`flow/design.v`:
```
`timescale 1ns / 1ps
module sparse_detector #(
    parameter WORD_SIZE = 64
)(
    input  wire [WORD_SIZE-1:0] data_in,
    output wire                 is_zero,     
    output wire                 is_sparse    
);
    assign is_zero = (data_in == {WORD_SIZE{1'b0}});
    function integer count_ones;
        input [WORD_SIZE-1:0] v;
        integer i, cnt;
        begin
            cnt = 0;
            for (i = 0; i < WORD_SIZE; i = i + 1)
                cnt = cnt + v[i];
            count_ones = cnt;
        end
    endfunction
    wire [6:0] ones_count = count_ones(data_in);
    assign is_sparse = (ones_count < (WORD_SIZE / 10));
endmodule
`timescale 1ns / 1ps
module adaptive_pe #(
    parameter integer MAX_WIDTH = 64,
    parameter integer MAX_ACC_WIDTH = 20   
)(
    input  wire                         clk,
    input  wire                         reset,
    input  wire                         ce,
    input  wire                         accumulate,
    input  wire                         test_mode,
    input  wire [2:0]                   precision_mode,
    input  wire [MAX_WIDTH-1:0]         weight_in,
    input  wire [MAX_WIDTH-1:0]         activation_in,
    input  wire [MAX_WIDTH-1:0]         mask_in,
    output reg  [MAX_ACC_WIDTH-1:0]     accumulated_sum,
    output wire                         clock_gated,
    output wire                         computation_skipped,
    output wire [2:0]                   active_precision   
);
    reg [6:0] active_bits;       
    reg [5:0] parallel_ops;      
    reg [8:0] max_value;         
    always @(*) begin
        case (precision_mode)
            3'b000: begin   
                active_bits = 7'd64;
                parallel_ops = 6'd64;
                max_value = 9'd1;
            end
            3'b001: begin   
                active_bits = 7'd64;
                parallel_ops = 6'd32;
                max_value = 9'd3;
            end
            3'b010: begin   
                active_bits = 7'd64;
                parallel_ops = 6'd16;
                max_value = 9'd15;
            end
            3'b011: begin   
                active_bits = 7'd64;
                parallel_ops = 6'd8;
                max_value = 9'd255;
            end
            default: begin   
                active_bits = 7'd64;
                parallel_ops = 6'd64;
                max_value = 9'd1;
            end
        endcase
    end
    assign active_precision = precision_mode;
    wire weight_is_zero, activation_is_zero;
    wire weight_is_sparse, activation_is_sparse;
    sparse_detector #(
        .WORD_SIZE(MAX_WIDTH)
    ) weight_detector (
        .data_in(weight_in),
        .is_zero(weight_is_zero),
        .is_sparse(weight_is_sparse)
    );
    sparse_detector #(
        .WORD_SIZE(MAX_WIDTH)
    ) activation_detector (
        .data_in(activation_in),
        .is_zero(activation_is_zero),
        .is_sparse(activation_is_sparse)
    );
    wire skip_compute = weight_is_zero || activation_is_zero;
    assign computation_skipped = skip_compute && ce;
    wire pe_enable = ce && !skip_compute;
    wire acc_enable = pe_enable || test_mode;
    assign clock_gated = !pe_enable;
    reg [MAX_ACC_WIDTH-1:0] compute_result;
    always @(*) begin
        case (precision_mode)
            3'b000: compute_result = compute_1bit();
            3'b001: compute_result = compute_2bit();
            3'b010: compute_result = compute_4bit();
            3'b011: compute_result = compute_8bit();
            default: compute_result = {MAX_ACC_WIDTH{1'b0}};
        endcase
    end
    function [MAX_ACC_WIDTH-1:0] compute_1bit;
        reg [MAX_WIDTH-1:0] xnor_result;
        integer i, count;
        begin
            xnor_result = ~(weight_in ^ activation_in) & mask_in;
            count = 0;
            for (i = 0; i < MAX_WIDTH; i = i + 1) begin
                count = count + xnor_result[i];
            end
            compute_1bit = count[MAX_ACC_WIDTH-1:0];
        end
    endfunction
    function [MAX_ACC_WIDTH-1:0] compute_2bit;
        integer i;
        reg [1:0] w, a;
        reg [3:0] product;
        integer sum;
        begin
            sum = 0;
            for (i = 0; i < 32; i = i + 1) begin
                w = weight_in[i*2 +: 2];
                a = activation_in[i*2 +: 2];
                product = w * a;   
                sum = sum + product;
            end
            compute_2bit = sum[MAX_ACC_WIDTH-1:0];
        end
    endfunction
    function [MAX_ACC_WIDTH-1:0] compute_4bit;
        integer i;
        reg [3:0] w, a;
        reg [7:0] product;
        integer sum;
        begin
            sum = 0;
            for (i = 0; i < 16; i = i + 1) begin
                w = weight_in[i*4 +: 4];
                a = activation_in[i*4 +: 4];
                product = w * a;   
                sum = sum + product;
            end
            compute_4bit = sum[MAX_ACC_WIDTH-1:0];
        end
    endfunction
    function [MAX_ACC_WIDTH-1:0] compute_8bit;
        integer i;
        reg [7:0] w, a;
        reg [15:0] product;
        integer sum;
        begin
            sum = 0;
            for (i = 0; i < 8; i = i + 1) begin
                w = weight_in[i*8 +: 8];
                a = activation_in[i*8 +: 8];
                product = w * a;   
                sum = sum + product;
            end
            compute_8bit = sum[MAX_ACC_WIDTH-1:0];
        end
    endfunction
    always @(posedge clk or posedge reset) begin
        if (reset) begin
            accumulated_sum <= {MAX_ACC_WIDTH{1'b0}};
        end else if (acc_enable) begin
            if (!accumulate) begin
                accumulated_sum <= {MAX_ACC_WIDTH{1'b0}};
            end else begin
                accumulated_sum <= accumulated_sum + compute_result;
            end
        end
    end
endmodule
```
`flow/run.sh`:
```
#!/bin/bash
# the make line also repeats each setting of config.mk as NAME=value (left out here)
make -C /OpenROAD-flow-scripts/flow DESIGN_CONFIG=/design/flow/config.mk WORK_HOME=/design/flow/orfs CLKGATE_MAP_FILE= finish
```
`flow/config.mk`:
```
export PLATFORM = sky130hd
export DESIGN_NAME = adaptive_pe
export DESIGN_NICKNAME = adaptive_pe
export VERILOG_FILES = /design/flow/design.v
export SDC_FILE = /design/flow/constraint.sdc
export NUM_CORES = 4
export LEC_CHECK = 0
export CAP_MARGIN = 20
export CORE_MARGIN = 7
export CORE_UTILIZATION = 21
export CTS_CLUSTER_DIAMETER = 241
export GPL_TIMING_DRIVEN = 1
export HOLD_SLACK_MARGIN = 0.04
export PLACE_DENSITY_LB_ADDON = 0.25
export SLEW_MARGIN = 20
export TNS_END_PERCENT = 45
```
`flow/constraint.sdc`:
```
create_clock -name core_clock -period 7.36 [get_ports {clk}]
set_input_delay 1.4720 -clock core_clock [delete_from_list [all_inputs] [get_ports {clk}]]
set_output_delay 1.4720 -clock core_clock [all_outputs]
set_load 0.01 [all_outputs]
```
==> qor.log, run 1 <==
[finish] final-layout fill cell count 17300
[grt] busiest metal layer after global routing met2
[critical_path] Crit path max-delay family adder cells
[final_timing] final hold viol count 0
[clock_network] clk latency late pin 250 ps
[worst_hold_path] terminating pin of the worst hold path accumulated_sum[2]
[worst_hold_path] instance count along the most critical hold path 2
[synthesis] Mapped Avg Cell Area 9.82 sq um
[placement] post-DP HPWL 160000 um
[status] outcome failed layout checks
[placement] post-place instance area 0.0449 sq mm
[critical_path] Crit path largest cell delay 610 ps
[finish] Storage cell area 500 sq um
[synthesis] instance count of the mapped netlist 3489
[critical_path] Reg-to-Reg End accumulated_sum[18]
[finish] P&R area growth vs syn 36.9%
[critical_path] worst endpoint required time 7490 ps
[die] number of rows created at floorplan 148
[critical_path] depth of the worst register-to-register path 11
[run] max cap viols 0
[synthesis] area share of the largest cell type after synthesis 50.8%
[die] die span in y 418 um
[finish] logic area 0.0306 sq mm
[worst_hold_path] class of the most critical hold timing path flip-flop to flip-flop
[worst_hold_path] startpoint of the worst hold path accumulated_sum[2]
[critical_path] cell with the most instances on the worst path sky130_fd_sc_hd__fa_1
[die] Core Box Area 0.162 sq mm
[finish] Layout Cell Area excl Fill 0.0469 sq mm
[synthesis] main logic family after synthesis adder cells
[routing] drc violations 0
[synthesis] synth warn 4
[grt] Total Routing Usage GR 19.3%
[critical_path] critical path peak fanout 4
[synthesis] simple-gate portion of the synthesized area 10.8%
[grt] met2 usage in global routing 33.8%
[synthesis] total cell area reported by yosys after synthesis 0.0343 sq mm
[critical_path] Register-to-Register Setup Slack 4710 ps
[final_timing] final critical path time including I/O delays and setup 10570 ps
[synthesis] count of library flops with an enable pin 0
[grt] met3 Resource Use GR 1.72%
[final_timing] slack of the critical path -3210 ps
[grt] met1 track utilization from global routing 24.7%
[critical_path] launching instance or port of the critical path weight_in[12]
[routing] number of antenna-violating nets in the routed design 0
[final_timing] max-slew violation count 0
[synthesis] cell accounting for the most synthesized area sky130_fd_sc_hd__fa_1
[final_timing] RSZ-0062 raised after global routing yes
[run] OpenROAD warning count 38
[routing] Total Wirelength 171000 um
[final_timing] measured slew at the worst slew-check pin 1150 ps
[synthesis] total of flip-flops plus latches after synthesis 20
[routing] number of vias in the routed layout 27400
[synthesis] synth top area cells sky130_fd_sc_hd__fa_1 51%, sky130_fd_sc_hd__ha_1 20%, sky130_fd_sc_hd__inv_1 13%, sky130_fd_sc_hd__and2_1 5.2%, sky130_fd_sc_hd__nand2_1 2.4%
[die] Die Span X 418 um
[critical_path] destination of the critical timing path accumulated_sum[19]
[grt] vias in the first global route 31100
[clock_network] clock sinks 20
[critical_path] startpoint type of the worst setup path primary input
[critical_path] number of buffers and inverters on the critical path 6
[clock_network] clock tree from TritonCTS built
[synthesis] most common flop cell mapped by yosys sky130_fd_sc_hd__dfrtp_1
[routing] First-pass DRT Iterations 5
[clock_network] level count of the clock H-tree 1
[die] initial core utilization 21.1%
[final_timing] final setup violation count 20
[grt] initial antenna violation count 6
[synthesis] post-synthesis cell area 0.0343 sq mm
[synthesis] aoi share 2.81%
[grt] pin count of the biggest net entering global routing 22
[synthesis] fraction of synthesis flops using an asynchronous set or reset pin 100%
[die] Boundary Pins 225
[clock_network] clock slew at reported path FFs 60 ps
[finish] final net count 6115
[synthesis] Syn Nets 5104
[critical_path] Critical Path Slowest Stage Cell sky130_fd_sc_hd__fa_2
[critical_path] FF-to-FF Start accumulated_sum[7]
[synthesis] count of instantiated cells in the yosys netlist 3489
[synthesis] mux frac, synth 0.0292%
[finish] number of standard cells in the final layout excluding fillers 6677
[final_timing] worst slew margin relative to its limit 22.9%
[synthesis] xor/xnor share of the synthesized area 1.25%
[clock_network] Clock Path Buffers 2
[synthesis] Seq share, synth 1.46%
[final_timing] skew final 1.04 ps
[critical_path] WP data arrival 10700 ps
[clock_network] clock root buffer sky130_fd_sc_hd__clkbuf_16
[critical_path] start-to-end type of the worst setup path primary input to flip-flop
[synthesis] most used standard cell by instance count after synthesis sky130_fd_sc_hd__inv_1
[synthesis] cell types with the highest counts after synthesis 1154 x sky130_fd_sc_hd__inv_1, 869 x sky130_fd_sc_hd__fa_1, 546 x sky130_fd_sc_hd__ha_1, 283 x sky130_fd_sc_hd__and2_1, 221 x sky130_fd_sc_hd__nand2_1
[final_timing] final-layout worst hold slack 525 ps
[placement] placed insts 6564
[placement] routability-driven placement congestion ratio 1.01
[status] Fail Reasons setup timing
[final_timing] maximum clock frequency 94.6 MHz
[routing] average vias per placed instance 4.10
[routing] wire length per cell 25.5 um
[critical_path] Critical Path Stages 34
[final_timing] Period Utilization, post-route 144%
[grt] Overflow after GRT 0
[synthesis] number of library cell types mapped by synthesis 58
[routing] iteration-0 DRC count of the detailed router 1620
[die] area of the die 0.175 sq mm
[grt] first-pass GRT wire length 238000 um
[placement] Port Buf Inserts 224
[critical_path] kind of capture point of the worst setup path flip-flop
[clock_network] TritonCTS buffer count 3
[synthesis] area share of fa/ha/maj cells after synthesis 70.7%
==> stage by stage <==
stage	setup WS (ps)	utilization, %	TNS, ps
after detailed placement	-4150	27.6	-66820
after floorplan	-2510	-	-33410
final	-3210	28.9	-48860
after global routing	-3520	28.9	-53440
after CTS	-3180	28.7	-48830
after global placement	-4290	27.6	-68060
==> repair_timing <==
action / in CTS / in global routing
pin swaps: 229 / 158
gates resized: 743 / 217
hold buffers: 0 / 0
gates cloned: 1 / 0
setup endpoints to repair: 20 / 20
buffers inserted: 99 / 25
==> cell type report <==
class / count / share of cell area [%]
Inverter: 1155 / 9.26
Timing Repair Buffer: 1022 / 18.5
Sequential cell: 20 / 1.07
Multi-Input combinational cell: 2298 / 65.2
Tap cell: 2175 / 5.80
Antenna cell: 3 / 0.0160
Clock buffer: 4 / 0.189
==> routing by layer <==
layer  vias to the layer above  part of all wire, %
met5                         -                    0
met4                         0                  5.2
met3                       199                  4.4
met2                       735                   49
met1                     14200                   41
li1                      12200                    -
==> inputs of run 2 (changes only) <==
Settings changed: CORE_MARGIN 7 to 3, CORE_UTILIZATION 21 to 66, CTS_CLUSTER_SIZE set to 62, HOLD_SLACK_MARGIN 0.04 to not set, MAX_ROUTING_LAYER set to met4, PLACE_DENSITY_LB_ADDON 0.25 to not set, TNS_END_PERCENT 45 to 5.
Clock period 7.36 ns to 7.3 ns, I/O delays scaled along.
==> run 2 against run 1 <==
Net effect: count of clock-buffer cells in the layout is the same; sequential cell count did not move; utilization rose by 55 points; global-route usage is 35 points higher; clock skew rose by 1.4 ps; cell count fell by 25%; sequential share of layout area rose by 0.11 points; still fails the layout checks on setup timing; critical endpoint unchanged; largest cell class unchanged.
==> qor.log, run 2 <==
[synthesis] simple-gate portion of the synthesized area 10.8%
[clock_network] level count of the clock H-tree 1
[synthesis] area share of the largest cell type after synthesis 50.8%
[critical_path] Crit path max-delay family adder cells
[routing] wire length per cell 28.0 um
[worst_hold_path] terminating pin of the worst hold path accumulated_sum[10]
[grt] initial antenna violation count 8
[die] area of the die 0.0547 sq mm
[die] Die Span X 234 um
[final_timing] summed negative setup slack over all endpoints -58450 ps
[critical_path] Crit path largest cell delay 660 ps
[final_timing] final critical path time including I/O delays and setup 11120 ps
[critical_path] depth of the worst register-to-register path 11
[die] Core Box Area 0.0507 sq mm
[final_timing] Period Utilization, post-route 152%
[grt] vias in the first global route 32500
[clock_network] clock root buffer sky130_fd_sc_hd__clkbuf_16
[finish] core occupancy in the finished layout 83.9%
[grt] Total Routing Usage GR 54.4%
[clock_network] TritonCTS buffer count 3
[final_timing] skew final 2.43 ps
[critical_path] Critical Path Slowest Stage Cell sky130_fd_sc_hd__fa_2
[final_timing] slack of the critical path -3820 ps
[placement] post-DP HPWL 128000 um
[synthesis] count of instantiated cells in the yosys netlist 3489
[critical_path] start-to-end type of the worst setup path primary input to flip-flop
[critical_path] FF-to-FF Start accumulated_sum[0]
[synthesis] post-synthesis cell area 0.0343 sq mm
[synthesis] number of library cell types mapped by synthesis 58
[synthesis] most used standard cell by instance count after synthesis sky130_fd_sc_hd__inv_1
[worst_hold_path] instance count along the most critical hold path 2
[critical_path] destination of the critical timing path accumulated_sum[19]
[synthesis] total of flip-flops plus latches after synthesis 20
[critical_path] startpoint type of the worst setup path primary input
[critical_path] WP data arrival 11260 ps
[die] Boundary Pins 225
[die] number of rows created at floorplan 82
[critical_path] Register-to-Register Setup Slack 4460 ps
[critical_path] worst endpoint required time 7440 ps
[worst_hold_path] class of the most critical hold timing path flip-flop to flip-flop
[critical_path] critical path peak fanout 6
[routing] Total Wirelength 141000 um
[grt] Overflow after GRT 0
[critical_path] kind of capture point of the worst setup path flip-flop
[final_timing] RSZ-0062 raised after global routing yes
[critical_path] Reg-to-Reg End accumulated_sum[18]
[die] die span in y 234 um
[synthesis] fraction of synthesis flops using an asynchronous set or reset pin 100%
[clock_network] clock slew at reported path FFs 60 ps
[routing] number of antenna-violating nets in the routed design 0
[synthesis] instance count of the mapped netlist 3489
[die] initial core utilization 67.6%
[grt] pin count of the biggest net entering global routing 22
[run] max cap viols 0
[placement] routability-driven placement congestion ratio 1.23
[critical_path] launching instance or port of the critical path activation_in[37]
[critical_path] number of buffers and inverters on the critical path 9
[grt] met2 usage in global routing 75.0%
[routing] iteration-0 DRC count of the detailed router 3272
[grt] met1 track utilization from global routing 64.6%
[synthesis] total cell area reported by yosys after synthesis 0.0343 sq mm
[routing] number of vias in the routed layout 29600
[synthesis] cell types with the highest counts after synthesis 1154 x sky130_fd_sc_hd__inv_1, 869 x sky130_fd_sc_hd__fa_1, 546 x sky130_fd_sc_hd__ha_1, 283 x sky130_fd_sc_hd__and2_1, 221 x sky130_fd_sc_hd__nand2_1
[synthesis] xor/xnor share of the synthesized area 1.25%
[synthesis] main logic family after synthesis adder cells
[clock_network] Clock Path Buffers 2
[routing] drc violations 0
[synthesis] synth top area cells sky130_fd_sc_hd__fa_1 51%, sky130_fd_sc_hd__ha_1 20%, sky130_fd_sc_hd__inv_1 13%, sky130_fd_sc_hd__and2_1 5.2%, sky130_fd_sc_hd__nand2_1 2.4%
[final_timing] final setup violation count 20
[synthesis] Syn Nets 5104
[synthesis] synth warn 4
[clock_network] clock tree from TritonCTS built
[final_timing] worst slew margin relative to its limit 19.5%
[status] Fail Reasons setup timing
[synthesis] most common flop cell mapped by yosys sky130_fd_sc_hd__dfrtp_1
[synthesis] Seq share, synth 1.46%
[synthesis] mux frac, synth 0.0292%
[finish] P&R area growth vs syn 24.1%
[grt] met3 Resource Use GR 24.7%
[synthesis] count of library flops with an enable pin 0
[grt] first-pass GRT wire length 203000 um
[synthesis] aoi share 2.81%
[worst_hold_path] startpoint of the worst hold path accumulated_sum[10]
[clock_network] clock sinks 20
[final_timing] measured slew at the worst slew-check pin 1200 ps
[routing] First-pass DRT Iterations 6
[synthesis] cell accounting for the most synthesized area sky130_fd_sc_hd__fa_1
[finish] final net count 5951
[synthesis] Mapped Avg Cell Area 9.82 sq um
[placement] Port Buf Inserts 224
[critical_path] Critical Path Stages 35
[placement] worst slack, placed -4240 ps
[final_timing] maximum clock frequency 89.9 MHz
[critical_path] cell with the most instances on the worst path sky130_fd_sc_hd__fa_1
[routing] average vias per placed instance 5.91
[final_timing] final hold viol count 0
[grt] busiest metal layer after global routing met2
[clock_network] clk latency late pin 260 ps
[status] outcome failed layout checks
[run] OpenROAD warning count 40
[synthesis] area share of fa/ha/maj cells after synthesis 70.7%
[final_timing] max-slew violation count 0
## run 2: layer usage
layer  wire length (um)  share of wire (%)  vias to the layer above
met1              47000                 33                    14600
met3              23100                 16                      663
li1                   -                  -                    11900
met2              57800                 41                     2394
met4              12700                9.0                        0
met5                  0                  0                        -
## run 2: layout make-up
class                   count  area, sq um
inverters                1155         4340
flip-flops and latches     20          500
repair buffers            858         7130
diodes                      7         17.5
multi-input cells        2298        29600
fillers                  2987         8140
clock buffers               4         88.8
well taps                 672          841
## run 2: stage by stage
stage / instances / area [sq um] / hold slack [ps]
2_1_floorplan: 3489 / 34400 / 522
3_3_place_gp: 4994 / 42100 / 490
3_5_place_dp: 4994 / 42100 / 497
4_1_cts: 5002 / 42400 / 514
5_1_grt: 5013 / 42500 / 535
6_report: 5014 / 42500 / 509
## run 2: repair_timing
action / in CTS / in global routing
hold buffers: 0 / 0
gates resized: 80 / 36
pin swaps: 27 / 36
buffers inserted: 4 / 5
setup endpoints to repair: 20 / 20
==> inputs of run 3 (changes only) <==
Settings changed: CORE_MARGIN 3 to 2, CORE_UTILIZATION 66 to 61, CTS_CLUSTER_DIAMETER 241 to not set, CTS_CLUSTER_SIZE 62 to not set, GPL_TIMING_DRIVEN 1 to not set, TNS_END_PERCENT 5 to not set.
Clock period 7.3 ns to 10.3 ns, I/O delays scaled along.
==> run 3 against run 2 <==
Net effect: still fails the layout checks on setup timing; non-clock buffer count up 92; setup slack improved by 2600 ps; first-iteration DRC count is 6.5% higher; register-to-register slack improved by 2900 ps; critical path type unchanged; critical endpoint is now accumulated_sum[17].
==> qor.log, run 3 <==
[placement] Port Buf Inserts 224
[synthesis] number of library cell types mapped by synthesis 58
[finish] P&R area growth vs syn 28.4%
[status] Fail Reasons setup timing
[synthesis] Mapped Avg Cell Area 9.82 sq um
[synthesis] area share of fa/ha/maj cells after synthesis 70.7%
[die] Die Span X 241 um
[critical_path] launching instance or port of the critical path activation_in[21]
[synthesis] most used standard cell by instance count after synthesis sky130_fd_sc_hd__inv_1
[die] number of rows created at floorplan 86
[finish] final-layout fill cell count 3710
[final_timing] slack of the critical path -1220 ps
[placement] routability-driven placement congestion ratio 1.21
[die] Core Box Area 0.0553 sq mm
[clock_network] clock sinks 20
[synthesis] instance count of the mapped netlist 3489
[die] Boundary Pins 225
[critical_path] destination of the critical timing path accumulated_sum[17]
[clock_network] clk latency late pin 260 ps
[die] die span in y 241 um
[synthesis] total of flip-flops plus latches after synthesis 20
[finish] number of standard cells in the final layout excluding fillers 5183
[clock_network] TritonCTS buffer count 3
[final_timing] maximum clock frequency 86.8 MHz
[finish] final net count 6043
[die] area of the die 0.0581 sq mm
[placement] worst slack, placed -1710 ps
[critical_path] Reg-to-Reg End accumulated_sum[16]
[clock_network] clock root buffer sky130_fd_sc_hd__clkbuf_16
[synthesis] count of instantiated cells in the yosys netlist 3489
[critical_path] Critical Path Slowest Stage Cell sky130_fd_sc_hd__fa_1
[critical_path] kind of capture point of the worst setup path flip-flop
[synthesis] most common flop cell mapped by yosys sky130_fd_sc_hd__dfrtp_1
[clock_network] clock slew at reported path FFs 60 ps
[synthesis] post-synthesis cell area 0.0343 sq mm
[grt] vias in the first global route 32400
[final_timing] skew final 7.21 ps
[routing] wire length per cell 28.3 um
[critical_path] Register-to-Register Setup Slack 7350 ps
[status] outcome failed layout checks
[synthesis] cell types with the highest counts after synthesis 1154 x sky130_fd_sc_hd__inv_1, 869 x sky130_fd_sc_hd__fa_1, 546 x sky130_fd_sc_hd__ha_1, 283 x sky130_fd_sc_hd__and2_1, 221 x sky130_fd_sc_hd__nand2_1
[synthesis] count of library flops with an enable pin 0
[final_timing] RSZ-0062 raised after global routing yes
[worst_hold_path] class of the most critical hold timing path flip-flop to flip-flop
[clock_network] clock tree from TritonCTS built
[synthesis] Syn Nets 5104
[placement] post-DP HPWL 129000 um
[finish] core occupancy in the finished layout 79.6%
[synthesis] synth top area cells sky130_fd_sc_hd__fa_1 51%, sky130_fd_sc_hd__ha_1 20%, sky130_fd_sc_hd__inv_1 13%, sky130_fd_sc_hd__and2_1 5.2%, sky130_fd_sc_hd__nand2_1 2.4%
[critical_path] worst endpoint required time 10490 ps
[synthesis] mux frac, synth 0.0292%
[run] OpenROAD warning count 40
[clock_network] CTS hold repair buffers 0
[synthesis] synth warn 4
[routing] average vias per placed instance 5.78
[critical_path] startpoint type of the worst setup path primary input
[worst_hold_path] terminating pin of the worst hold path accumulated_sum[0]
[final_timing] final setup violation count 14
[grt] pin count of the biggest net entering global routing 22
[critical_path] depth of the worst register-to-register path 10
[critical_path] FF-to-FF Start accumulated_sum[0]
[final_timing] final critical path time including I/O delays and setup 11520 ps
[routing] number of antenna-violating nets in the routed design 0
[finish] Storage cell area 500 sq um
[placement] placed insts 5065
[synthesis] cell accounting for the most synthesized area sky130_fd_sc_hd__fa_1
[clock_network] level count of the clock H-tree 1
[critical_path] Critical Path Stages 35
[die] initial core utilization 62.0%
[grt] initial antenna violation count 8
[synthesis] Seq share, synth 1.46%
[synthesis] total cell area reported by yosys after synthesis 0.0343 sq mm
[synthesis] fraction of synthesis flops using an asynchronous set or reset pin 100%
[critical_path] number of buffers and inverters on the critical path 5
[final_timing] final hold viol count 0
[worst_hold_path] instance count along the most critical hold path 2
[final_timing] Period Utilization, post-route 112%
[critical_path] cell with the most instances on the worst path sky130_fd_sc_hd__ha_1
[synthesis] aoi share 2.81%
[run] max cap viols 0
[finish] logic area 0.0305 sq mm
[synthesis] simple-gate portion of the synthesized area 10.8%
[clock_network] Clock Path Buffers 2
[routing] iteration-0 DRC count of the detailed router 3485
[routing] drc violations 0
[final_timing] final-layout worst hold slack 510 ps
[routing] First-pass DRT Iterations 6
[routing] Total Wirelength 146000 um
[grt] first-pass GRT wire length 208000 um
[critical_path] critical path peak fanout 5
[final_timing] max-slew violation count 0
[final_timing] worst slew margin relative to its limit 22.6%
[final_timing] measured slew at the worst slew-check pin 1150 ps
[synthesis] area share of the largest cell type after synthesis 50.8%
[critical_path] start-to-end type of the worst setup path primary input to flip-flop
[critical_path] WP data arrival 11700 ps
[synthesis] main logic family after synthesis adder cells
[synthesis] xor/xnor share of the synthesized area 1.25%
[routing] number of vias in the routed layout 30000
[critical_path] Crit path largest cell delay 680 ps
[grt] Total Routing Usage GR 52.9%
[grt] Overflow after GRT 0
[worst_hold_path] startpoint of the worst hold path accumulated_sum[0]
[critical_path] Crit path max-delay family adder cells
run 3: routing by layer:
layer	track usage, %	routed length, um	up-vias
li1	-	-	12100
met1	65.4	51200	14800
met2	72.8	60200	2410
met3	19.9	21800	638
met4	34.0	13300	0
met5	-	0	-
run 3: cell type report:
cell class              count  area share, %
clock buffers               4          0.202
repair buffers            950           17.3
flip-flops and latches     20           1.14
well taps                 748           2.13
diodes                      8         0.0455
multi-input cells        2298           69.3
inverters                1155           9.86
run 3: repair_timing:
item,in CTS,in global routing
pin swaps,174,120
gates resized,579,303
setup buffers,82,32
endpoints found under the setup margin,16,15
run 3: stage by stage:
step	setup TNS [ps]	instance area [sq um]
CTS	-6310	43500
detailed placement	-18560	42200
global placement	-16870	42200
floorplan	-406	34400
global route	-11000	44000
finish	-9790	44000
==> inputs of run 4 (changes only) <==
Settings changed: ABC_AREA set to 1, CAP_MARGIN 20 to 40, CORE_ASPECT_RATIO set to 1.72, CORE_MARGIN 2 to 7, CORE_UTILIZATION 61 to 44, CTS_CLUSTER_DIAMETER set to 241, CTS_CLUSTER_SIZE set to 94, GPL_TIMING_DRIVEN set to 0, HOLD_SLACK_MARGIN set to 0.04, MAX_ROUTING_LAYER met4 to not set, PLACE_DENSITY_LB_ADDON set to 0.25, SLEW_MARGIN 20 to 5, TNS_END_PERCENT set to 10.
Clock period 10.3 ns to 7.36 ns, I/O delays scaled along.
==> run 4 against run 3 <==
Net effect: still fails the layout checks on setup timing; synthesized area up 4.6%; count of clock-buffer cells in the layout stayed put; non-clock buffer count decreased by 246; first-iteration DRC count shrank 38%; wire length is 14% higher; sequential cell count did not move; worst hold slack improved by 13 ps; via count fell by 1.2%; critical path type unchanged.
==> qor.log, run 4 <==
[critical_path] Critical Path Slowest Stage Cell sky130_fd_sc_hd__fa_2
[clock_network] clock tree from TritonCTS built
[clock_network] clock slew at reported path FFs 60 ps
[routing] number of vias in the routed layout 29600
[placement] worst slack, placed -4680 ps
[synthesis] count of instantiated cells in the yosys netlist 4179
[critical_path] worst endpoint required time 7520 ps
[run] max cap viols 0
[critical_path] WP data arrival 10180 ps
[final_timing] measured slew at the worst slew-check pin 831 ps
[grt] Total Routing Usage GR 37.3%
[critical_path] Register-to-Register Setup Slack 5200 ps
[clock_network] Clock Path Buffers 2
[final_timing] Period Utilization, post-route 136%
[status] Fail Reasons setup timing
[synthesis] fraction of synthesis flops using an asynchronous set or reset pin 100%
[critical_path] depth of the worst register-to-register path 13
[synthesis] synth top area cells sky130_fd_sc_hd__fa_1 49%, sky130_fd_sc_hd__ha_1 19%, sky130_fd_sc_hd__inv_1 16%, sky130_fd_sc_hd__nand2_1 7.1%, sky130_fd_sc_hd__buf_2 1.5%
[die] initial core utilization 44.3%
[placement] Port Buf Inserts 224
[final_timing] final setup violation count 20
[synthesis] area share of the largest cell type after synthesis 48.5%
[routing] wire length per cell 28.8 um
[critical_path] number of buffers and inverters on the critical path 6
[synthesis] total of flip-flops plus latches after synthesis 20
[critical_path] start-to-end type of the worst setup path primary input to flip-flop
[routing] iteration-0 DRC count of the detailed router 2147
[final_timing] RSZ-0062 raised after global routing yes
[synthesis] instance count of the mapped netlist 4179
[synthesis] Seq share, synth 1.40%
[worst_hold_path] startpoint of the worst hold path accumulated_sum[4]
[worst_hold_path] class of the most critical hold timing path flip-flop to flip-flop
[grt] Overflow after GRT 0
[critical_path] destination of the critical timing path accumulated_sum[19]
[clock_network] clk latency late pin 270 ps
[clock_network] level count of the clock H-tree 1
[worst_hold_path] terminating pin of the worst hold path accumulated_sum[4]
[synthesis] total cell area reported by yosys after synthesis 0.0359 sq mm
[final_timing] summed negative setup slack over all endpoints -41660 ps
[die] area of the die 0.0900 sq mm
[placement] routability-driven placement congestion ratio 1.06
[synthesis] synth warn 4
[critical_path] cell with the most instances on the worst path sky130_fd_sc_hd__fa_1
[final_timing] slack of the critical path -2660 ps
[finish] P&R area growth vs syn 24.2%
[critical_path] Crit path largest cell delay 670 ps
[critical_path] Critical Path Stages 34
[critical_path] kind of capture point of the worst setup path flip-flop
[final_timing] skew final 5.07 ps
[synthesis] mux frac, synth 0%
[grt] vias in the first global route 33000
[synthesis] cell accounting for the most synthesized area sky130_fd_sc_hd__fa_1
[routing] drc violations 0
[finish] final net count 6367
[run] OpenROAD warning count 38
[die] number of rows created at floorplan 137
[final_timing] final hold viol count 0
[final_timing] maximum clock frequency 99.8 MHz
[routing] average vias per placed instance 5.11
[grt] initial antenna violation count 3
[die] Core Box Area 0.0809 sq mm
[synthesis] Mapped Avg Cell Area 8.58 sq um
[routing] First-pass DRT Iterations 6
[critical_path] Crit path max-delay family adder cells
[routing] number of antenna-violating nets in the routed design 0
[clock_network] clock sinks 20
[critical_path] critical path peak fanout 6
[clock_network] CTS hold repair buffers 0
[synthesis] simple-gate portion of the synthesized area 9.91%
[critical_path] launching instance or port of the critical path activation_in[45]
[synthesis] post-synthesis cell area 0.0359 sq mm
[synthesis] most common flop cell mapped by yosys sky130_fd_sc_hd__dfrtp_1
[synthesis] main logic family after synthesis adder cells
[final_timing] max-slew violation count 0
[clock_network] TritonCTS buffer count 3
[final_timing] worst slew margin relative to its limit 44.4%
[synthesis] Syn Nets 5794
[critical_path] startpoint type of the worst setup path primary input
[routing] Total Wirelength 167000 um
[final_timing] final critical path time including I/O delays and setup 10020 ps
[die] Boundary Pins 225
[die] die span in y 388 um
[clock_network] clock root buffer sky130_fd_sc_hd__clkbuf_16
[synthesis] number of library cell types mapped by synthesis 43
[die] Die Span X 232 um
[synthesis] aoi share 2.57%
[synthesis] area share of fa/ha/maj cells after synthesis 67.6%
[synthesis] xor/xnor share of the synthesized area 0.318%
[critical_path] Reg-to-Reg End accumulated_sum[17]
[placement] post-DP HPWL 148000 um
[synthesis] count of library flops with an enable pin 0
[grt] pin count of the biggest net entering global routing 15
[synthesis] most used standard cell by instance count after synthesis sky130_fd_sc_hd__inv_1
[status] outcome failed layout checks
[synthesis] cell types with the highest counts after synthesis 1524 x sky130_fd_sc_hd__inv_1, 869 x sky130_fd_sc_hd__fa_1, 679 x sky130_fd_sc_hd__nand2_1, 546 x sky130_fd_sc_hd__ha_1, 144 x sky130_fd_sc_hd__nor2_1
[grt] first-pass GRT wire length 232000 um
[worst_hold_path] instance count along the most critical hold path 2
[critical_path] FF-to-FF Start accumulated_sum[1]
==> run 4: area by class of cell <==
type | instances | area, sq um
Multi-Input combinational cell | 2496 | 30500
Fill cell | 7721 | 36400
Clock buffer | 4 | 88.8
Tap cell | 1042 | 1300
Buffer | 135 | 1530
Sequential cell | 20 | 500
Inverter | 1527 | 5740
Antenna cell | 2 | 5.00
Timing Repair Buffer | 569 | 4840
==> run 4: per-layer routing <==
layer / vias up / global-route usage, % / share of wire [%]
met2: 1333 / 65.5 / 50
li1: 12900 / - / -
met5: - / 0 / 0.0072
met4: 2 / 41.2 / 15
met1: 14800 / 36.0 / 31
met3: 601 / 3.48 / 4.7
==> run 4: metrics by stage <==
stage	area [sq um]	hold WS [ps]	cells	utilization (%)
CTS	43800	523	5762	54.2
floorplan	36000	534	4179	-
global route	44500	541	5795	55.0
global placement	39500	503	5445	48.8
finish	44500	524	5795	55.0
detailed placement	39600	509	5451	48.9
==> run 4: timing repair <==
action | 4_1_cts | 5_1_grt
pin swaps | 238 | 169
buffers inserted | 308 | 32
endpoints found under the setup margin | 20 | 20
gates resized | 960 | 179
==> inputs of run 5 (changes only) <==
Settings changed: CAP_MARGIN 40 to 20, CORE_ASPECT_RATIO 1.72 to not set, CORE_MARGIN 7 to 2, CORE_UTILIZATION 44 to 70, CTS_CLUSTER_DIAMETER 241 to 211, CTS_CLUSTER_SIZE 94 to not set, GPL_TIMING_DRIVEN 0 to 1, PLACE_DENSITY set to 0.61, PLACE_DENSITY_LB_ADDON 0.25 to not set, SETUP_SLACK_MARGIN set to -0.46, SLEW_MARGIN 5 to 20, TNS_END_PERCENT 10 to 45.
Clock period 7.36 ns to 4.59 ns, I/O delays scaled along.
==> run 5 against run 4 <==
Net effect: the layout still fails its checks (setup timing); global-route usage rose by 23 points; clock skew increased by 3.0 ps; non-clock buffer count grew 230; sequential cell count unchanged; cell count down 2.3%.
==> qor.log, run 5 <==
[synthesis] synth top area cells sky130_fd_sc_hd__fa_1 49%, sky130_fd_sc_hd__ha_1 19%, sky130_fd_sc_hd__inv_1 16%, sky130_fd_sc_hd__nand2_1 7.1%, sky130_fd_sc_hd__buf_2 1.5%
[final_timing] skew final 8.12 ps
[clock_network] CTS hold repair buffers 0
[clock_network] clock root buffer sky130_fd_sc_hd__clkbuf_16
[synthesis] post-synthesis cell area 0.0359 sq mm
[clock_network] clock tree from TritonCTS built
[synthesis] Mapped Avg Cell Area 8.58 sq um
[synthesis] synth warn 4
[worst_hold_path] startpoint of the worst hold path accumulated_sum[14]
[critical_path] WP data arrival 9620 ps
[die] area of the die 0.0530 sq mm
[synthesis] aoi share 2.57%
[synthesis] fraction of synthesis flops using an asynchronous set or reset pin 100%
[synthesis] xor/xnor share of the synthesized area 0.318%
[status] outcome failed layout checks
[synthesis] mux frac, synth 0%
[routing] average vias per placed instance 6.15
[grt] first-pass GRT wire length 228000 um
[clock_network] clock slew at reported path FFs 70 ps
[synthesis] instance count of the mapped netlist 4179
[final_timing] RSZ-0062 raised after global routing yes
[synthesis] total of flip-flops plus latches after synthesis 20
[critical_path] Crit path largest cell delay 710 ps
[routing] First-pass DRT Iterations 10
[synthesis] Seq share, synth 1.40%
[grt] vias in the first global route 37100
[critical_path] Register-to-Register Setup Slack 2440 ps
[critical_path] destination of the critical timing path accumulated_sum[17]
[synthesis] count of instantiated cells in the yosys netlist 4179
[clock_network] clock sinks 20
[placement] post-DP HPWL 131000 um
[placement] Port Buf Inserts 224
[critical_path] kind of capture point of the worst setup path flip-flop
[critical_path] depth of the worst register-to-register path 11
[critical_path] cell with the most instances on the worst path sky130_fd_sc_hd__fa_1
[final_timing] slack of the critical path -4880 ps
[final_timing] final critical path time including I/O delays and setup 9470 ps
[critical_path] startpoint type of the worst setup path primary input
[clock_network] clk latency late pin 260 ps
[routing] number of vias in the routed layout 34800
[final_timing] worst slew margin relative to its limit 40.2%
[synthesis] main logic family after synthesis adder cells
[worst_hold_path] class of the most critical hold timing path flip-flop to flip-flop
[routing] wire length per cell 28.2 um
[final_timing] summed negative setup slack over all endpoints -86800 ps
[worst_hold_path] instance count along the most critical hold path 2
[final_timing] Period Utilization, post-route 206%
[critical_path] Crit path max-delay family adder cells
[die] number of rows created at floorplan 82
[final_timing] maximum clock frequency 106 MHz
[critical_path] FF-to-FF Start accumulated_sum[10]
[grt] Overflow after GRT 0
[synthesis] area share of fa/ha/maj cells after synthesis 67.6%
[routing] number of antenna-violating nets in the routed design 0
[routing] drc violations 0
[run] OpenROAD warning count 40
[die] initial core utilization 71.2%
[grt] pin count of the biggest net entering global routing 21
[critical_path] Critical Path Stages 36
[critical_path] number of buffers and inverters on the critical path 8
[final_timing] measured slew at the worst slew-check pin 895 ps
[synthesis] number of library cell types mapped by synthesis 43
[final_timing] final setup violation count 22
[synthesis] cell types with the highest counts after synthesis 1524 x sky130_fd_sc_hd__inv_1, 869 x sky130_fd_sc_hd__fa_1, 679 x sky130_fd_sc_hd__nand2_1, 546 x sky130_fd_sc_hd__ha_1, 144 x sky130_fd_sc_hd__nor2_1
[synthesis] area share of the largest cell type after synthesis 48.5%
[clock_network] TritonCTS buffer count 3
[die] die span in y 230 um
[critical_path] launching instance or port of the critical path activation_in[29]
[finish] core occupancy in the finished layout 89.5%
[synthesis] simple-gate portion of the synthesized area 9.91%
[clock_network] Clock Path Buffers 2
[finish] P&R area growth vs syn 25.7%
[final_timing] final hold viol count 0
[finish] final-layout fill cell count 2294
[run] max cap viols 0
[critical_path] worst endpoint required time 4740 ps
[finish] final net count 6597
[status] Fail Reasons setup timing
[routing] Total Wirelength 160000 um
[synthesis] most used standard cell by instance count after synthesis sky130_fd_sc_hd__inv_1
[worst_hold_path] terminating pin of the worst hold path accumulated_sum[14]
[clock_network] level count of the clock H-tree 1
[synthesis] cell accounting for the most synthesized area sky130_fd_sc_hd__fa_1
[synthesis] most common flop cell mapped by yosys sky130_fd_sc_hd__dfrtp_1
[grt] Total Routing Usage GR 60.5%
[final_timing] max-slew violation count 0
[grt] initial antenna violation count 13
[critical_path] Critical Path Slowest Stage Cell sky130_fd_sc_hd__fa_2
[critical_path] Reg-to-Reg End accumulated_sum[17]
[synthesis] count of library flops with an enable pin 0
[routing] iteration-0 DRC count of the detailed router 5315
[die] Die Span X 230 um
[die] Boundary Pins 225
[placement] routability-driven placement congestion ratio 1.24
[critical_path] critical path peak fanout 5
[synthesis] total cell area reported by yosys after synthesis 0.0359 sq mm
[critical_path] start-to-end type of the worst setup path primary input to flip-flop
[die] Core Box Area 0.0504 sq mm
[synthesis] Syn Nets 5794
run 5: per-stage QoR:
step           worst slack (ps)  instances  instance area [sq um]  hold slack (ps)
2_1_floorplan             -3990       4179                  36200              534
3_3_place_gp              -5250       5601                  43500              512
6_report                  -4880       5659                  45100              573
4_1_cts                   -4440       5637                  44600              546
5_1_grt                   -4910       5655                  45100              574
3_5_place_dp              -5470       5601                  43500              524
run 5: cell type report:
cell class	count	area, sq um	share of cell area, %
multi-input cells	2496	30300	67.2
repair buffers	934	7570	16.8
inverters	1527	5740	12.7
well taps	672	841	1.87
flip-flops and latches	20	500	1.11
clock buffers	3	75.1	0.167
clock inverters	1	30.0	0.0666
diodes	6	15.0	0.0333
run 5: metal layers:
metal	vias to the layer above	part of all wire, %	routed length (um)	GRT usage, %
li1	13300	-	-	-
met1	16400	30	47400	66.5
met2	3622	39	62300	82.9
met3	1371	19	30000	35.1
met4	28	12	19200	50.7
met5	-	0.52	823	8.46
run 5: timing repair:
item                       in CTS  in global routing
setup buffers                  61                 16
pin swaps                     220                107
setup endpoints to repair      20                 20
resized                       860                112
==> inputs of run 6 (changes only) <==
Settings changed: ABC_AREA 1 to 0, CAP_MARGIN 20 to 35, CELL_PAD_IN_SITES_DETAIL_PLACEMENT set to 1, CELL_PAD_IN_SITES_GLOBAL_PLACEMENT set to 1, CORE_ASPECT_RATIO set to 0.63, CORE_MARGIN 2 to 4, CORE_UTILIZATION 70 to 38, CTS_CLUSTER_DIAMETER 211 to 179, GPL_TIMING_DRIVEN 1 to 0, HOLD_SLACK_MARGIN 0.04 to 0.16, MAX_ROUTING_LAYER set to met5, MIN_ROUTING_LAYER set to met2, PLACE_DENSITY 0.61 to not set, SETUP_SLACK_MARGIN -0.46 to not set.
Clock period 4.59 ns to 13.0 ns, I/O delays scaled along.
==> run 6 against run 5 <==
Net effect: the flow now stops in 5_1_grt; synthesized area decreased by 4.4%; die size grew 79%; synthesized cell count down 17%.
==> qor.log, run 6 <==
[die] initial core utilization 38.3%
[synthesis] number of library cell types mapped by synthesis 58
[status] Stopped at 5_1_grt
[die] die span in y 246 um
[synthesis] simple-gate portion of the synthesized area 10.8%
[clock_network] Clock Path Buffers 2
[placement] routability-driven placement congestion ratio 1.16
[synthesis] count of library flops with an enable pin 0
[clock_network] TritonCTS buffer count 3
[placement] Port Buf Inserts 223
[clock_network] level count of the clock H-tree 1
[synthesis] Mapped Avg Cell Area 9.82 sq um
[synthesis] area share of fa/ha/maj cells after synthesis 70.7%
[synthesis] Seq share, synth 1.46%
[placement] placed insts 4921
[synthesis] mux frac, synth 0.0292%
[synthesis] main logic family after synthesis adder cells
[placement] post-DP HPWL 155000 um
[synthesis] xor/xnor share of the synthesized area 1.25%
[synthesis] instance count of the mapped netlist 3489
[grt] Overflow after GRT 832
[synthesis] fraction of synthesis flops using an asynchronous set or reset pin 100%
[synthesis] aoi share 2.81%
[die] Boundary Pins 225
[die] Core Box Area 0.0895 sq mm
[synthesis] synth warn 4
[synthesis] total of flip-flops plus latches after synthesis 20
[synthesis] Syn Nets 5104
[clock_network] clock sinks 20
[synthesis] area share of the largest cell type after synthesis 50.8%
[synthesis] cell types with the highest counts after synthesis 1154 x sky130_fd_sc_hd__inv_1, 869 x sky130_fd_sc_hd__fa_1, 546 x sky130_fd_sc_hd__ha_1, 283 x sky130_fd_sc_hd__and2_1, 221 x sky130_fd_sc_hd__nand2_1
[synthesis] most used standard cell by instance count after synthesis sky130_fd_sc_hd__inv_1
[status] outcome did not finish
[die] area of the die 0.0952 sq mm
[die] Die Span X 386 um
[clock_network] CTS hold repair buffers 0
[synthesis] cell accounting for the most synthesized area sky130_fd_sc_hd__fa_1
[synthesis] total cell area reported by yosys after synthesis 0.0343 sq mm
[synthesis] synth top area cells sky130_fd_sc_hd__fa_1 51%, sky130_fd_sc_hd__ha_1 20%, sky130_fd_sc_hd__inv_1 13%, sky130_fd_sc_hd__and2_1 5.2%, sky130_fd_sc_hd__nand2_1 2.4%
[status] error msg [ERROR GRT-0116] Global routing finished with congestion. Check the congestion regions in the DRC Viewer.
[die] number of rows created at floorplan 87
[synthesis] most common flop cell mapped by yosys sky130_fd_sc_hd__dfrtp_1
[synthesis] count of instantiated cells in the yosys netlist 3489
[grt] Total Routing Usage GR 71.9%
[clock_network] clock root buffer sky130_fd_sc_hd__clkbuf_16
[synthesis] post-synthesis cell area 0.0343 sq mm
==> run 6: layer usage <==
metal | overflow | GRT usage (%)
met1 | - | -
met2 | 2 | 73.5
met3 | 729 | 92.4
met4 | 2 | 35.6
met5 | 99 | 72.1
==> run 6: timing repair <==
item                                    4_1_cts
pin swaps                                     4
setup buffers                                 3
resized                                     194
endpoints found under the setup margin       10
==> run 6: per-stage QoR <==
step | setup slack (ps) | hold slack, ps | instance area [sq um] | setup TNS [ps]
after floorplan | 1590 | 522 | 34300 | 0
after detailed placement | -1470 | 508 | 38100 | -8520
after global placement | -2610 | 501 | 38000 | -19100
after CTS | 1.40 | 521 | 38300 | 0
==> inputs of run 7 (changes only) <==
Settings changed: ABC_AREA 0 to 1, CAP_MARGIN 35 to 0, CELL_PAD_IN_SITES_DETAIL_PLACEMENT 1 to not set, CELL_PAD_IN_SITES_GLOBAL_PLACEMENT 1 to not set, CORE_ASPECT_RATIO 0.63 to not set, CORE_MARGIN 4 to 2, CORE_UTILIZATION 38 to 72, CTS_CLUSTER_DIAMETER 179 to 259, CTS_CLUSTER_SIZE set to 94, GPL_TIMING_DRIVEN 0 to not set, HOLD_SLACK_MARGIN 0.16 to not set, MAX_ROUTING_LAYER met5 to not set, MIN_ROUTING_LAYER met2 to not set, PLACE_DENSITY set to 0.37, TNS_END_PERCENT 45 to 10.
Clock period 13.0 ns to 7.2 ns, I/O delays scaled along.
==> run 7 against run 6 <==
Net effect: the run again fails in 5_1_grt; synthesized cell count increased by 20%; die size decreased by 46%; synthesized area increased by 4.6%.
==> qor.log, run 7 <==
[status] outcome did not finish
[status] Stopped at 5_1_grt
[status] error msg [ERROR GRT-0232] Routing congestion too high. Check the congestion heatmap in the GUI.
[synthesis] mux frac, synth 0%
[grt] Total Routing Usage GR 73.0%
[synthesis] cell accounting for the most synthesized area sky130_fd_sc_hd__fa_1
[clock_network] TritonCTS buffer count 3
[synthesis] count of instantiated cells in the yosys netlist 4179
[synthesis] cell types with the highest counts after synthesis 1524 x sky130_fd_sc_hd__inv_1, 869 x sky130_fd_sc_hd__fa_1, 679 x sky130_fd_sc_hd__nand2_1, 546 x sky130_fd_sc_hd__ha_1, 144 x sky130_fd_sc_hd__nor2_1
[synthesis] Syn Nets 5794
[die] area of the die 0.0516 sq mm
[synthesis] count of library flops with an enable pin 0
[synthesis] main logic family after synthesis adder cells
[clock_network] clock root buffer sky130_fd_sc_hd__clkbuf_16
[synthesis] Mapped Avg Cell Area 8.58 sq um
[die] die span in y 227 um
[synthesis] synth warn 4
[synthesis] xor/xnor share of the synthesized area 0.318%
[die] Core Box Area 0.0491 sq mm
[synthesis] aoi share 2.57%
[synthesis] instance count of the mapped netlist 4179
[die] number of rows created at floorplan 81
[synthesis] synth top area cells sky130_fd_sc_hd__fa_1 49%, sky130_fd_sc_hd__ha_1 19%, sky130_fd_sc_hd__inv_1 16%, sky130_fd_sc_hd__nand2_1 7.1%, sky130_fd_sc_hd__buf_2 1.5%
[synthesis] area share of fa/ha/maj cells after synthesis 67.6%
[synthesis] simple-gate portion of the synthesized area 9.91%
[placement] routability-driven placement congestion ratio 1.31
[die] initial core utilization 73.1%
[clock_network] CTS hold repair buffers 0
[synthesis] area share of the largest cell type after synthesis 48.5%
[placement] Port Buf Inserts 224
[placement] post-DP HPWL 132000 um
[synthesis] most used standard cell by instance count after synthesis sky130_fd_sc_hd__inv_1
[synthesis] fraction of synthesis flops using an asynchronous set or reset pin 100%
[clock_network] level count of the clock H-tree 1
[synthesis] post-synthesis cell area 0.0359 sq mm
[synthesis] most common flop cell mapped by yosys sky130_fd_sc_hd__dfrtp_1
[synthesis] number of library cell types mapped by synthesis 43
[clock_network] clock sinks 20
[clock_network] Clock Path Buffers 2
[die] Die Span X 227 um
[synthesis] Seq share, synth 1.40%
[grt] Overflow after GRT 1
[synthesis] total cell area reported by yosys after synthesis 0.0359 sq mm
[die] Boundary Pins 225
[synthesis] total of flip-flops plus latches after synthesis 20
run 7: repair_timing:
| action | CTS |
|---|---|
| gates resized | 144 |
| pin swaps | 51 |
| buffers inserted | 13 |
| setup endpoints to repair | 20 |
run 7: metrics by stage:
stage               cells  utilization, %  worst slack [ps]  instance area, sq um
floorplan            4179               -             -2000                 36000
CTS                  5563            88.5             -2820                 43400
detailed placement   5546            87.5             -3340                 42900
global placement     5546            87.5             -3180                 42900
run 7: per-layer routing:
metal  GRT overflow  global-route usage (%)
met1              0                    73.7
met2              1                    89.0
met3              0                    58.0
met4              0                    69.0
met5              0                    39.3
==> inputs of run 8 (changes only) <==
Settings changed: CAP_MARGIN 0 to 35, CELL_PAD_IN_SITES_GLOBAL_PLACEMENT set to 3, CORE_ASPECT_RATIO set to 0.63, CORE_UTILIZATION 72 to 38, CTS_CLUSTER_DIAMETER 259 to not set, CTS_CLUSTER_SIZE 94 to not set, GPL_TIMING_DRIVEN set to 0, HOLD_SLACK_MARGIN set to 0.16, MAX_ROUTING_LAYER set to met4, PLACE_DENSITY 0.37 to not set, TNS_END_PERCENT 10 to 45.
Clock period 7.2 ns to 13.0 ns, I/O delays scaled along.
==> run 8 against run 7 <==
Net effect: the run now finishes clean; synthesized cell count stayed put; die size is 88% higher; synthesized area stayed put.
==> qor.log, run 8 <==
[finish] Storage cell area 500 sq um
[grt] Total Routing Usage GR 34.0%
[critical_path] number of buffers and inverters on the critical path 11
[placement] routability-driven placement congestion ratio 1.01
[critical_path] Register-to-Register Setup Slack 10600 ps
[synthesis] most used standard cell by instance count after synthesis sky130_fd_sc_hd__inv_1
[synthesis] fraction of synthesis flops using an asynchronous set or reset pin 100%
[synthesis] Seq share, synth 1.40%
[synthesis] count of instantiated cells in the yosys netlist 4179
[clock_network] clock slew at reported path FFs 60 ps
[synthesis] synth warn 4
[routing] wire length per cell 28.0 um
[final_timing] worst slew margin relative to its limit 36.0%
[final_timing] final hold viol count 0
[final_timing] final critical path time including I/O delays and setup 12670 ps
[critical_path] cell with the most instances on the worst path sky130_fd_sc_hd__fa_1
[critical_path] WP data arrival 12830 ps
[final_timing] skew final 3.11 ps
[synthesis] number of library cell types mapped by synthesis 43
[critical_path] start-to-end type of the worst setup path primary input to flip-flop
[synthesis] total cell area reported by yosys after synthesis 0.0359 sq mm
[routing] number of vias in the routed layout 26400
[critical_path] FF-to-FF Start accumulated_sum[2]
[synthesis] Mapped Avg Cell Area 8.58 sq um
[die] number of rows created at floorplan 89
[finish] P&R area growth vs syn 11.2%
[grt] pin count of the biggest net entering global routing 14
[synthesis] aoi share 2.57%
[run] max cap viols 0
[clock_network] CTS hold repair buffers 0
[synthesis] total of flip-flops plus latches after synthesis 20
[critical_path] depth of the worst register-to-register path 10
[clock_network] level count of the clock H-tree 1
[finish] number of standard cells in the final layout excluding fillers 5643
[critical_path] worst endpoint required time 13160 ps
[synthesis] cell accounting for the most synthesized area sky130_fd_sc_hd__fa_1
[routing] First-pass DRT Iterations 5
[routing] drc violations 0
[synthesis] simple-gate portion of the synthesized area 9.91%
[synthesis] instance count of the mapped netlist 4179
[finish] final net count 6028
[die] Die Span X 391 um
[worst_hold_path] startpoint of the worst hold path accumulated_sum[8]
[die] die span in y 248 um
[critical_path] Crit path largest cell delay 700 ps
[routing] average vias per placed instance 4.68
[grt] Overflow after GRT 0
[grt] vias in the first global route 26900
[worst_hold_path] class of the most critical hold timing path flip-flop to flip-flop
[final_timing] maximum clock frequency 78.9 MHz
[worst_hold_path] terminating pin of the worst hold path accumulated_sum[8]
[die] initial core utilization 38.3%
[synthesis] xor/xnor share of the synthesized area 0.318%
[die] Core Box Area 0.0935 sq mm
[synthesis] cell types with the highest counts after synthesis 1524 x sky130_fd_sc_hd__inv_1, 869 x sky130_fd_sc_hd__fa_1, 679 x sky130_fd_sc_hd__nand2_1, 546 x sky130_fd_sc_hd__ha_1, 144 x sky130_fd_sc_hd__nor2_1
[die] area of the die 0.0969 sq mm
[final_timing] measured slew at the worst slew-check pin 953 ps
[run] OpenROAD warning count 37
[worst_hold_path] instance count along the most critical hold path 2
[finish] logic area 0.0289 sq mm
[synthesis] area share of fa/ha/maj cells after synthesis 67.6%
[final_timing] Period Utilization, post-route 97.5%
[synthesis] mux frac, synth 0%
[placement] Port Buf Inserts 224
[critical_path] kind of capture point of the worst setup path flip-flop
[synthesis] post-synthesis cell area 0.0359 sq mm
[critical_path] startpoint type of the worst setup path primary input
[critical_path] Crit path max-delay family adder cells
[finish] final-layout fill cell count 9739
[placement] placed insts 5634
[placement] post-DP HPWL 148000 um
[routing] number of antenna-violating nets in the routed design 0
[critical_path] Critical Path Slowest Stage Cell sky130_fd_sc_hd__fa_1
[clock_network] clock sinks 20
[synthesis] most common flop cell mapped by yosys sky130_fd_sc_hd__dfrtp_1
[synthesis] synth top area cells sky130_fd_sc_hd__fa_1 49%, sky130_fd_sc_hd__ha_1 19%, sky130_fd_sc_hd__inv_1 16%, sky130_fd_sc_hd__nand2_1 7.1%, sky130_fd_sc_hd__buf_2 1.5%
[critical_path] destination of the critical timing path accumulated_sum[13]
[grt] initial antenna violation count 9
[critical_path] critical path peak fanout 8
[critical_path] Reg-to-Reg End accumulated_sum[17]
[routing] iteration-0 DRC count of the detailed router 2252
[synthesis] area share of the largest cell type after synthesis 48.5%
[clock_network] Clock Path Buffers 2
[clock_network] clock tree from TritonCTS built
[final_timing] max-slew violation count 0
[status] outcome no timing/DRC/antenna violations
[synthesis] Syn Nets 5794
[final_timing] final setup violation count 0
[critical_path] Critical Path Stages 37
[clock_network] clock root buffer sky130_fd_sc_hd__clkbuf_16
[die] Boundary Pins 225
[critical_path] launching instance or port of the critical path weight_in[54]
[grt] first-pass GRT wire length 214000 um
[synthesis] count of library flops with an enable pin 0
[clock_network] clk latency late pin 270 ps
[clock_network] TritonCTS buffer count 3
[synthesis] main logic family after synthesis adder cells
[routing] Total Wirelength 158000 um
run 8: area by class of cell:
type                            instances  area share (%)
Multi-Input combinational cell       2496            72.4
Inverter                             1527            14.4
Timing Repair Buffer                  229            5.76
Tap cell                             1228            3.85
Buffer                                136            2.07
Sequential cell                        20            1.26
Clock buffer                            4           0.223
Antenna cell                            3          0.0188
run 8: layer usage:
metal  wire length, um  part of all wire (%)  track usage (%)
met1             78200                    49             51.5
met2             56300                    36             40.9
met3             22500                    14             16.8
met4              1120                  0.71             2.16
met5                 0                     0                -
run 8: timing repair:
action                                  CTS  global route
hold endpoints to repair                  0             0
buffers inserted                          0             1
pin swaps                                 0             1
endpoints found under the setup margin    7             9
gates resized                             6            24
run 8: metrics by stage:
| stage | setup TNS, ps | setup WS, ps | utilization, % | instance area (sq um) | hold slack [ps] |
|---|---|---|---|---|---|
| final | 0 | 329 | 42.6 | 39900 | 527 |
| after global routing | -10.8 | -10.8 | 42.6 | 39900 | 561 |
| after CTS | 0 | 10.3 | 42.5 | 39800 | 528 |
| after detailed placement | -3180 | -671 | 42.4 | 39700 | 514 |
| after global placement | -3520 | -725 | 42.4 | 39600 | 508 |
| after floorplan | 0 | 2330 | - | 35900 | 536 |
==> inputs of run 9 (changes only) <==
Settings changed: ABC_AREA 1 to not set, CAP_MARGIN 35 to 20, CELL_PAD_IN_SITES_GLOBAL_PLACEMENT 3 to not set, CORE_ASPECT_RATIO 0.63 to not set, CORE_UTILIZATION 38 to 67, CTS_CLUSTER_DIAMETER set to 200, CTS_CLUSTER_SIZE set to 94, GPL_TIMING_DRIVEN 0 to not set, HOLD_SLACK_MARGIN 0.16 to not set, MAX_ROUTING_LAYER met4 to not set, TNS_END_PERCENT 45 to not set.
Clock period 13.0 ns to 13.3 ns, I/O delays scaled along.
==> run 9 against run 8 <==
Net effect: die size down 45%; sequential share of layout area up 0.062 points; synthesized cell count down 17%; count of clock-buffer cells in the layout down 1; clock skew down 0.53 ps; utilization up 33 points; sequential cell count unchanged; critical path type unchanged.
==> qor.log, run 9 <==
[finish] core occupancy in the finished layout 75.6%
[die] Core Box Area 0.0503 sq mm
[critical_path] number of buffers and inverters on the critical path 5
[synthesis] count of instantiated cells in the yosys netlist 3489
[critical_path] Reg-to-Reg End accumulated_sum[18]
[synthesis] Seq share, synth 1.46%
[critical_path] startpoint type of the worst setup path primary input
[final_timing] maximum clock frequency 77.0 MHz
[finish] final-layout fill cell count 3567
[grt] pin count of the biggest net entering global routing 22
[routing] number of antenna-violating nets in the routed design 0
[placement] Port Buf Inserts 224
[critical_path] Critical Path Stages 35
[synthesis] total cell area reported by yosys after synthesis 0.0343 sq mm
[die] Boundary Pins 225
[synthesis] synth warn 4
[synthesis] xor/xnor share of the synthesized area 1.25%
[final_timing] final hold viol count 0
[grt] Total Routing Usage GR 52.5%
[clock_network] Clock Path Buffers 2
[critical_path] Register-to-Register Setup Slack 10390 ps
[synthesis] number of library cell types mapped by synthesis 58
[synthesis] synth top area cells sky130_fd_sc_hd__fa_1 51%, sky130_fd_sc_hd__ha_1 20%, sky130_fd_sc_hd__inv_1 13%, sky130_fd_sc_hd__and2_1 5.2%, sky130_fd_sc_hd__nand2_1 2.4%
[critical_path] Crit path largest cell delay 750 ps
[placement] worst slack, placed -163 ps
[run] OpenROAD warning count 37
[synthesis] cell accounting for the most synthesized area sky130_fd_sc_hd__fa_1
[synthesis] simple-gate portion of the synthesized area 10.8%
[final_timing] final setup violation count 0
[critical_path] WP data arrival 13150 ps
[synthesis] mux frac, synth 0.0292%
[finish] logic area 0.0293 sq mm
[final_timing] measured slew at the worst slew-check pin 1180 ps
[critical_path] cell with the most instances on the worst path sky130_fd_sc_hd__fa_1
[synthesis] most used standard cell by instance count after synthesis sky130_fd_sc_hd__inv_1
[critical_path] Critical Path Slowest Stage Cell sky130_fd_sc_hd__clkdlybuf4s50_1
[finish] P&R area growth vs syn 10.9%
[grt] first-pass GRT wire length 195000 um
[critical_path] depth of the worst register-to-register path 11
[final_timing] skew final 2.58 ps
[clock_network] level count of the clock H-tree 1
[routing] drc violations 0
[grt] vias in the first global route 29600
[clock_network] clock root buffer sky130_fd_sc_hd__clkbuf_16
[final_timing] summed negative setup slack over all endpoints 0 ps
[synthesis] Syn Nets 5104
[synthesis] total of flip-flops plus latches after synthesis 20
[critical_path] kind of capture point of the worst setup path flip-flop
[critical_path] worst endpoint required time 13470 ps
[grt] initial antenna violation count 5
[clock_network] clock sinks 20
[final_timing] final critical path time including I/O delays and setup 12980 ps
[synthesis] area share of fa/ha/maj cells after synthesis 70.7%
[synthesis] aoi share 2.81%
[die] area of the die 0.0530 sq mm
[synthesis] fraction of synthesis flops using an asynchronous set or reset pin 100%
[finish] Storage cell area 500 sq um
[critical_path] launching instance or port of the critical path weight_in[35]
[clock_network] CTS hold repair buffers 0
[final_timing] RSZ-0062 raised after global routing no
[clock_network] TritonCTS buffer count 3
[clock_network] clock tree from TritonCTS built
[die] initial core utilization 68.2%
[critical_path] destination of the critical timing path accumulated_sum[19]
[critical_path] Crit path max-delay family adder cells
[worst_hold_path] instance count along the most critical hold path 2
[routing] wire length per cell 30.1 um
[routing] average vias per placed instance 6.10
[grt] Overflow after GRT 0
[synthesis] main logic family after synthesis adder cells
[routing] number of vias in the routed layout 27200
[finish] final net count 5400
[worst_hold_path] class of the most critical hold timing path flip-flop to flip-flop
[worst_hold_path] startpoint of the worst hold path accumulated_sum[6]
[routing] iteration-0 DRC count of the detailed router 3204
[status] outcome no timing/DRC/antenna violations
[clock_network] clock slew at reported path FFs 60 ps
[synthesis] Mapped Avg Cell Area 9.82 sq um
[synthesis] area share of the largest cell type after synthesis 50.8%
[synthesis] most common flop cell mapped by yosys sky130_fd_sc_hd__dfrtp_1
[synthesis] instance count of the mapped netlist 3489
[critical_path] critical path peak fanout 8
[final_timing] max-slew violation count 0
[clock_network] clk latency late pin 250 ps
[final_timing] Period Utilization, post-route 97.6%
[synthesis] cell types with the highest counts after synthesis 1154 x sky130_fd_sc_hd__inv_1, 869 x sky130_fd_sc_hd__fa_1, 546 x sky130_fd_sc_hd__ha_1, 283 x sky130_fd_sc_hd__and2_1, 221 x sky130_fd_sc_hd__nand2_1
[synthesis] count of library flops with an enable pin 0
[die] number of rows created at floorplan 82
[critical_path] FF-to-FF Start accumulated_sum[0]
-- run 9: layout make-up --
| type | instances | area share [%] |
|---|---|---|
| Clock buffer | 3 | 0.198 |
| Antenna cell | 1 | 0.00659 |
| Tap cell | 672 | 2.21 |
| Timing Repair Buffer | 307 | 7.64 |
| Inverter | 1155 | 11.4 |
| Sequential cell | 20 | 1.32 |
| Multi-Input combinational cell | 2298 | 77.2 |
-- run 9: timing repair --
item / 4_1_cts / 5_1_grt
buffers inserted: 0 / 1
gates resized: 1 / 23
pin swaps: 0 / 1
endpoints found under the setup margin: 1 / 3
-- run 9: metal layers --
layer / part of all wire, % / vias up / global-route usage (%)
li1: - / 10800 / -
met1: 35 / 13600 / 67.1
met2: 41 / 2238 / 74.5
met3: 16 / 549 / 22.3
met4: 8.4 / 6 / 31.3
met5: 0.029 / - / 0
-- run 9: metrics by stage --
stage	hold slack (ps)	cell area (sq um)	cells
finish	507	38000	4456
global route	533	38000	4455
CTS	507	37900	4454
detailed placement	494	37900	4451
global placement	483	37900	4451
floorplan	522	34300	3489
